P:
## top_module
module top_module(
    input  wire        clkr,
    input  wire        rst,
    input  wire        rxr,
    input  wire [4:0]  btnr,
    output wire        spr,
    output wire [7:0]  hr,
    output wire [7:0]  mr,
    output wire [4:0]  date,
    output wire [4:0]  month,
    output wire [7:0]  year,
    output wire [6:0]  seg,
    output wire [3:0]  an,
    output wire        dp
);
Size in the first run: roughly 55 I/O pins, about 9900 um^2 of cells after synthesis.
clock: 4.92 ns
lec_check: 0
abc_area: 1
cap_margin: 20
core_margin: 2
core_utilization: 65
cts_cluster_diameter: 227
place_density: 0.35
slew_margin: 20
run.sh (not shown) runs the stock make flow with config.mk's settings and CLKGATE_MAP_FILE=.
The flow completed for P, but it is not clean: the layout still shows setup timing.
### P -> Q
Settings: CORE_UTILIZATION: 65 -> 71; CTS_CLUSTER_DIAMETER: 227 -> unset; CTS_CLUSTER_SIZE: unset -> 73; the clock period (ns, I/O delays scaled along): 4.92 -> 5.22.
==> results <==
- Of P and Q, none finishes clean.
- Although Q finished all stages, its layout failed final checks on setup timing.
- Comparing P and Q, the higher switching share of total power was measured on Q.
- As far as gate count of the mapped netlist goes, Q and P are indistinguishable; the numbers are identical.
- Compared with P, Q instantiates a smaller number of standard cells.
- On footprint of the multi-input gates, P and Q are basically level.
- P reports its capturing instance or port of the critical path as seg[0] while Q reports seg[4].
- Looking at sequential share of cell area across P and Q, the one that comes out higher is Q.
- Internal power: P and Q compared, higher one is P
## Diff of input files: R against Q
Settings: clearing PLACE_DENSITY, which used to be 0.35; swapping 71 for 65 in CORE_UTILIZATION.
## What came out
The flow completed for R, but it is not clean: the layout still shows setup timing. STATUS run=Q STAGES=ALL_DONE FINAL_CHECKS=FAILED CAUSE=setup timing. Q consumes more power than R. Diff Q -> R: maximum number of pins on one net before global-route repair decreased by 6.7% relative to the old numbers, combined global-route utilization of all metal layers down 7.3 points, clock share of power went up 2.3 points. Compared with Q, in R design area rose 90 um^2; post-place instance area increased about 0.4%. Cmp R vs Q: x dimension of the die higher in R. R vs. Q: share of power burned in combinational logic went down, final period utilization went down 11 points, layout-stage area growth over the synthesis result grew by 0.91 points.
Relative to R, the following input files were edited for S:
Settings: a deleted ABC_AREA that had been 1; a change of CORE_UTILIZATION from 65 to 66; a deleted CTS_CLUSTER_SIZE that had been 73; a change of the clock period (ns, I/O delays scaled along) from 5.22 to 8.79.
==> comparison <==
Looking only at multiplexer share of the synthesized area, and setting everything else aside, the higher value of R and S goes to S. As of S, routed length on met2 had fallen by more than 10% compared to R. When S is set beside R, its area figure in the yosys stat output turns out to be about 3.3% larger. S ended up with a higher post-synthesis xor/xnor area fraction than R did. Summary: power consumed by the clock network, S better than R. What R reported for final design area excluding fillers has to be multiplied by 0.895 to get the figure for S. The group with the largest share of power comes out combinational cells in one run and sequential cells in the other, namely in R and S respectively. Placeable core region ended up 0.75% higher on S than on R. Note that the number of instances in the synthesized netlist recorded for S amounts to 0.848 times the value seen in R. S closes out successfully: all stages finished, all timing, DRC and antenna checks passed. S — count of plain and timing-repair buffers in the layout 145 lower, R as reference. [compare] base=R new=S: average detailed-routed wire length per instance +about 14%; wire length -about 10%.
diff inputs: S => T
Settings: setting ABC_AREA to 1 for the first time; changing CORE_UTILIZATION from 66 to 65; changing the clock period (ns, I/O delays scaled along) from 8.79 to 4.92.
### Flow results
T completed end to end; final checks failed (setup timing).
Compared with S, in T portion of total power attributed to sequential cells fell by 16 points; vias per cell decreased about 9%; area of the core region -0.74%; post-synthesis compound-gate area fraction moved down; global-route usage shows an increase of 3.6 points.
T vs S, power dissipated in the clock network went up by 78%.
Going from S to T, clock power share now sits lower; worst setup slack -1410 ps.
The run showing the greater count of cells resized by post-cts repair is T.

== run 1 ==
Starting RTL as in the previous note.
// top_module
module top_module(
    input  wire        clkr,
    input  wire        rst,
    input  wire        rxr,
    input  wire [4:0]  btnr,
    output wire        spr,
    output wire [7:0]  hr,
    output wire [7:0]  mr,
    output wire [4:0]  date,
    output wire [4:0]  month,
    output wire [7:0]  year,
    output wire [6:0]  seg,
    output wire [3:0]  an,
    output wire        dp
);
clock: 10.0 ns
lec_check: 0
cap_margin: 20
cell_pad_in_sites_detail_placement: 1
cell_pad_in_sites_global_placement: 3
core_margin: 9
core_utilization: 40
cts_cluster_size: 41
gpl_routability_driven: 0
gpl_timing_driven: 1
min_routing_layer: met1
place_density_lb_addon: 0.29
setup_slack_margin: -0.82
slew_margin: 10
tns_end_percent: 50
### run 1 -> run 2
# run 1
export LEC_CHECK = 0
export CAP_MARGIN = 20
export CELL_PAD_IN_SITES_DETAIL_PLACEMENT = 1
export CELL_PAD_IN_SITES_GLOBAL_PLACEMENT = 3
export CORE_MARGIN = 9
export CORE_UTILIZATION = 40
export CTS_CLUSTER_SIZE = 41
export GPL_ROUTABILITY_DRIVEN = 0
export GPL_TIMING_DRIVEN = 1
export MIN_ROUTING_LAYER = met1
export PLACE_DENSITY_LB_ADDON = 0.29
export SETUP_SLACK_MARGIN = -0.82
export SLEW_MARGIN = 10
export TNS_END_PERCENT = 50
create_clock -name core_clock -period 10.0 [get_ports {clkr}]
# run 2
export LEC_CHECK = 0
export CAP_MARGIN = 20
export CORE_ASPECT_RATIO = 1.9
export CORE_MARGIN = 8
export CORE_UTILIZATION = 58
export CTS_CLUSTER_DIAMETER = 400
export CTS_CLUSTER_SIZE = 99
export SLEW_MARGIN = 20
export TNS_END_PERCENT = 5
create_clock -name core_clock -period 10.0 [get_ports {clkr}]
==> results <==
Met3 routed wirelength: run 1 and run 2 compared, higher one is run 1. Placed wire-length estimate after detailed placement ends up higher on run 1. Run 1 -> run 2: source-to-sink clock delay at the later pin of the worst-skew pair flat.
Setup changes, run 2 to run 3
# run 2
export LEC_CHECK = 0
export CAP_MARGIN = 20
export CORE_ASPECT_RATIO = 1.9
export CORE_MARGIN = 8
export CORE_UTILIZATION = 58
export CTS_CLUSTER_DIAMETER = 400
export CTS_CLUSTER_SIZE = 99
export SLEW_MARGIN = 20
export TNS_END_PERCENT = 5
create_clock -name core_clock -period 10.0 [get_ports {clkr}]
# run 3
export LEC_CHECK = 0
export ABC_AREA = 1
export CAP_MARGIN = 20
export CORE_MARGIN = 2
export CORE_UTILIZATION = 58
export CTS_CLUSTER_DIAMETER = 400
export CTS_CLUSTER_SIZE = 99
export SETUP_SLACK_MARGIN = 2.71
export SLEW_MARGIN = 20
export TNS_END_PERCENT = 5
create_clock -name core_clock -period 10.0 [get_ports {clkr}]
Notes after the runs:
Run 3 vs run 2 on filler cell count in the final layout: run 3 is the lower one. The sequential share of power in run 3 was lower than what run 2 gave. Per the comparison of run 3 with run 2, buffers inserted during post-CTS setup optimization increased by 3 relative to the old numbers; static power due to leakage has increased.
Edits applied to the flow inputs when going from run 3 to run 4:
# run 3
export LEC_CHECK = 0
export ABC_AREA = 1
export CAP_MARGIN = 20
export CORE_MARGIN = 2
export CORE_UTILIZATION = 58
export CTS_CLUSTER_DIAMETER = 400
export CTS_CLUSTER_SIZE = 99
export SETUP_SLACK_MARGIN = 2.71
export SLEW_MARGIN = 20
export TNS_END_PERCENT = 5
create_clock -name core_clock -period 10.0 [get_ports {clkr}]
# run 4
export LEC_CHECK = 0
export CAP_MARGIN = 20
export CORE_MARGIN = 2
export CORE_UTILIZATION = 57
export CTS_CLUSTER_DIAMETER = 49
export CTS_CLUSTER_SIZE = 63
export SLEW_MARGIN = 20
create_clock -name core_clock -period 10.0 [get_ports {clkr}]
## What came out
- Run 4 went all the way through synthesis, placement and routing and the layout is clean on timing, DRC and antenna.
- Run 4 vs run 3 — largest vdd supply drop dropped about 46%.
- Row multi-input logic cell count: run 4 lower / run 3 higher
- Worst-path cell with the longest stage delay = clkdlybuf4s50_1: run 3; worst-path cell with the longest stage delay = ha_1: run 4
- Compared with run 3, run 4 shows a count of buffers not belonging to the clock network in the layout that is 7.8% lower.
- Looking at global routing met2 resource utilization, run 4 sits below run 3.
- Run 4 vs. run 3: summed instance area of the synthesized netlist has increased, deepest clock path buffer count ~0 delta.
- Power was lower in run 4 than in run 3.
- Going from run 3 to run 4, placement-stage worst setup slack down 0.90 ns, worst setup slack down 1.42 ns, post-synthesis sequential area ratio down 1.1 points.
The inputs of run 5 differ from those of run 4 as listed below.
# run 4
export LEC_CHECK = 0
export CAP_MARGIN = 20
export CORE_MARGIN = 2
export CORE_UTILIZATION = 57
export CTS_CLUSTER_DIAMETER = 49
export CTS_CLUSTER_SIZE = 63
export SLEW_MARGIN = 20
create_clock -name core_clock -period 10.0 [get_ports {clkr}]
# run 5
export LEC_CHECK = 0
export CAP_MARGIN = 20
export CORE_MARGIN = 8
export CORE_UTILIZATION = 40
export CTS_CLUSTER_SIZE = 48
export GPL_TIMING_DRIVEN = 0
export PLACE_DENSITY_LB_ADDON = 0.29
export SETUP_SLACK_MARGIN = 0.88
export SLEW_MARGIN = 20
export TNS_END_PERCENT = 65
create_clock -name core_clock -period 10.0 [get_ports {clkr}]
==> results <==
In the metrics for run 5 and run 4, the one carrying the lower layout filler cell count is run 4.
Lower power goes to run 4 over run 5.
Side by side, area growth from synthesis to final layout turned out higher in run 5 than in run 4.
Going from run 4 to run 5, fraction of the cycle the final worst path needs shrinks by 0.78 points.
Utilization, run 5 and run 4, lower one = run 5.
Routed length on met1: run 5 vs run 4 up 8.7%
From run 4 to run 5 the numbers moved as follows: critical path depth has increased, proportion of power drawn by the clock network went up by 0.2 points, die outline area went up by about 60%, fmax increased 1.1 MHz.
Compared with run 4, run 5 shows a lower switching power as a share of total power.
### run 5 -> run 6
# run 5
export LEC_CHECK = 0
export CAP_MARGIN = 20
export CORE_MARGIN = 8
export CORE_UTILIZATION = 40
export CTS_CLUSTER_SIZE = 48
export GPL_TIMING_DRIVEN = 0
export PLACE_DENSITY_LB_ADDON = 0.29
export SETUP_SLACK_MARGIN = 0.88
export SLEW_MARGIN = 20
export TNS_END_PERCENT = 65
create_clock -name core_clock -period 10.0 [get_ports {clkr}]
# run 6
export LEC_CHECK = 0
export CAP_MARGIN = 40
export CELL_PAD_IN_SITES_GLOBAL_PLACEMENT = 3
export CORE_MARGIN = 6
export CORE_UTILIZATION = 40
export HOLD_SLACK_MARGIN = 0.29
export SLEW_MARGIN = 10
create_clock -name core_clock -period 10.0 [get_ports {clkr}]
--- outcome ---
Run 5 has higher count of clock-buffer cells in the layout than run 6.
Changes observed in run 6 relative to run 5: die area shrank by 0.0014 mm2, post-route worst setup slack shrank by 0.16 ns.

Starting RTL as in the previous note.
make LEC_CHECK=0 ABC_AREA=1 CAP_MARGIN=20 CELL_PAD_IN_SITES_GLOBAL_PLACEMENT=0 CORE_MARGIN=2 CORE_UTILIZATION=70 GPL_ROUTABILITY_DRIVEN=1 GPL_TIMING_DRIVEN=1 HOLD_SLACK_MARGIN=-0.09 PLACE_DENSITY=0.77 SLEW_MARGIN=25 TNS_END_PERCENT=60 finish   # period 5.18 ns
The baseline completed and failed the layout checks on setup timing.
Then changed:
Settings changed: ABC_AREA 1 to 0, CAP_MARGIN 20 to 0, CORE_UTILIZATION 70 to 72, CTS_CLUSTER_SIZE from default to 56, PLACE_DENSITY 0.77 to default, PLACE_DENSITY_LB_ADDON from default to 0.0, SETUP_SLACK_MARGIN from default to 1.69, SLEW_MARGIN 25 to 40.
Clock period 5.18 ns to 5.94 ns, I/O delays scaled along.
Outcome:
- The changed run completed, yet does not pass: setup timing
- setup slack gets better by 1900 ps
- clock skew stays flat
- clock-buffer cell count is lower by 1
- global-route usage falls by 3.7 points
Then changed:
Settings changed: ABC_AREA 0 to 1, CELL_PAD_IN_SITES_GLOBAL_PLACEMENT 0 to default, CORE_UTILIZATION 72 to 69, CTS_CLUSTER_SIZE 56 to default, GPL_ROUTABILITY_DRIVEN 1 to default, GPL_TIMING_DRIVEN 1 to default, HOLD_SLACK_MARGIN -0.09 to default, PLACE_DENSITY_LB_ADDON 0.0 to default, SETUP_SLACK_MARGIN 1.69 to default, SLEW_MARGIN 40 to 20, TNS_END_PERCENT 60 to default.
Clock period 5.94 ns to 5.65 ns, I/O delays scaled along.
Outcome: The changed run finished but fails on setup timing; non-clock buffer count goes up by 29; worst setup slack gets worse by 130 ps; wire length goes down by 0.44%; clock-buffer cell count shrinks by 1; design area rises by about 0.5%; hold slack got worse by 4.1 ps; power goes up by 50%; synthesized cell count rose by about 18%; utilization fell by 0.25 points; global-route usage came out lower by 1.5 points.
Then changed:
Settings changed: CAP_MARGIN 0 to 20, CORE_UTILIZATION 69 to 72, PLACE_DENSITY from default to 0.35.
Clock period 5.65 ns to 5.86 ns, I/O delays scaled along.
Effect: The new run finished but fails on setup timing. Cell area went down by 1.8%. Non-clock buffer count went down by 38. Global-route usage went up by 1.4 points.

top_module again, from the RTL that the note above started with.
export LEC_CHECK = 0
export ABC_AREA = 1
export CAP_MARGIN = 20
export CORE_ASPECT_RATIO = 0.5
export CORE_MARGIN = 2
export CORE_UTILIZATION = 72
export CTS_CLUSTER_DIAMETER = 344
export CTS_CLUSTER_SIZE = 97
export HOLD_SLACK_MARGIN = 0.29
export PLACE_DENSITY = 0.39
export SETUP_SLACK_MARGIN = 2.17
export SLEW_MARGIN = 20
export TNS_END_PERCENT = 5
create_clock -name core_clock -period 7.43 [get_ports {clkr}]
The baseline completed and failed the layout checks on setup timing.
Then changed:
Settings changed: CORE_ASPECT_RATIO 0.5 to unset, CTS_CLUSTER_DIAMETER 344 to unset, CTS_CLUSTER_SIZE 97 to unset, HOLD_SLACK_MARGIN 0.29 to unset, PLACE_DENSITY 0.39 to 0.78, SETUP_SLACK_MARGIN 2.17 to unset, TNS_END_PERCENT 5 to unset.
Clock period 7.43 ns to 5.7 ns, I/O delays scaled along.
After rerunning: The new run completed and failed the layout checks on setup timing; combinational power rose by well over a third; cell count increases by a few percent; setup slack is worse by 2.2 ns; hold slack gets better by 0.017 ns.
Then changed:
Settings changed: CORE_UTILIZATION 72 to 65, PLACE_DENSITY 0.78 to unset.
Clock period 5.7 ns to 6.97 ns, I/O delays scaled along.
Now the flow completed without violations.
Count of clock-buffer cells in the layout is unchanged.
Register-to-register slack improved by 1.4 ns.
Total power shrinks by a quarter to a third.
Global-route usage goes down by 12 points.
Wire length came out lower by well over a third.
Then changed:
Clock period 6.97 ns to 4.95 ns, I/O delays scaled along.
Result:
- The new run finished but failed the layout checks on setup timing
- final area rose by 15%
- wire length grows by 25%
- total power rises by 69%
- clock-buffer cell count climbs by 1

build 69:
top_module again, from the RTL that the note above started with.
make LEC_CHECK=0 ABC_AREA=1 CAP_MARGIN=0 CORE_MARGIN=2 CORE_UTILIZATION=65 CTS_CLUSTER_SIZE=98 GPL_ROUTABILITY_DRIVEN=0 PLACE_DENSITY_LB_ADDON=0.03 SETUP_SLACK_MARGIN=1.45 SLEW_MARGIN=20 finish   # period 4.95 ns
Build 69 finished every stage; the final checks, however, were not passed, the failures being setup timing.
Modified inputs, build 90 compared to build 69
- putting PLACE_DENSITY at 0.35 where nothing was set
- clearing CTS_CLUSTER_SIZE, which used to be 98
- swapping 0 for 20 in CAP_MARGIN
- clearing GPL_ROUTABILITY_DRIVEN, which used to be 0
- swapping 65 for 72 in CORE_UTILIZATION
- clearing PLACE_DENSITY_LB_ADDON, which used to be 0.03
- swapping 4.95 for 4.92 in the clock period (ns, I/O delays scaled along)
Findings:
- For build 90, the flow was terminated by a tool error in global routing (5_1_grt) and produced no final design.
- Complete run, failing final checks: build 69, reason setup timing.
- Cell count after placement (lower): build 90
- Going from build 69 to build 90, die outline area saw a decrease, standard cell area after detailed placement saw little to no change.
- Estimated wirelength of the detail-placed design, build 90 and build 69: larger value in build 90
- Initial standard-cell utilization of the core (lower): build 69
- | buffer count from post-CTS setup fixing | lower: build 69 |
Input changes introduced in build 52 (baseline for comparison: build 90):
- removing PLACE_DENSITY (formerly 0.35)
- changing CORE_UTILIZATION from 72 to 59
- removing ABC_AREA (formerly 1)
- removing SETUP_SLACK_MARGIN (formerly 1.45)
- changing the clock period (ns, I/O delays scaled along) from 4.92 to 5.14
[summary]
Although it ran to completion, build 52 produced a layout that fails the final checks because of setup timing. The chip area line of the yosys report reported for build 52 is greater than that of build 90 by about 3.3%. The placed cell area of build 52 is higher than that of build 90. In build 52, instance count of the mapped netlist is lower than in build 90. Across both runs, number of placement rows was higher for build 52 than for build 90. Compare build 52 and build 90 | mapped cell area higher: build 52. Row xor and xnor fraction of the mapped netlist area: build 52 higher / build 90 lower. Diff build 90 -> build 52 | die area | up by more than a quarter. Height of the die (higher): build 52. As of build 52, count of distinct cell types in the synthesized netlist had risen by more than half compared to build 90. Changes observed in build 52 relative to build 90: post-synthesis adder-cell area fraction comparable, buffer count from post-CTS setup fixing shrank by 9.
Power and IR drop assume default switching activity.
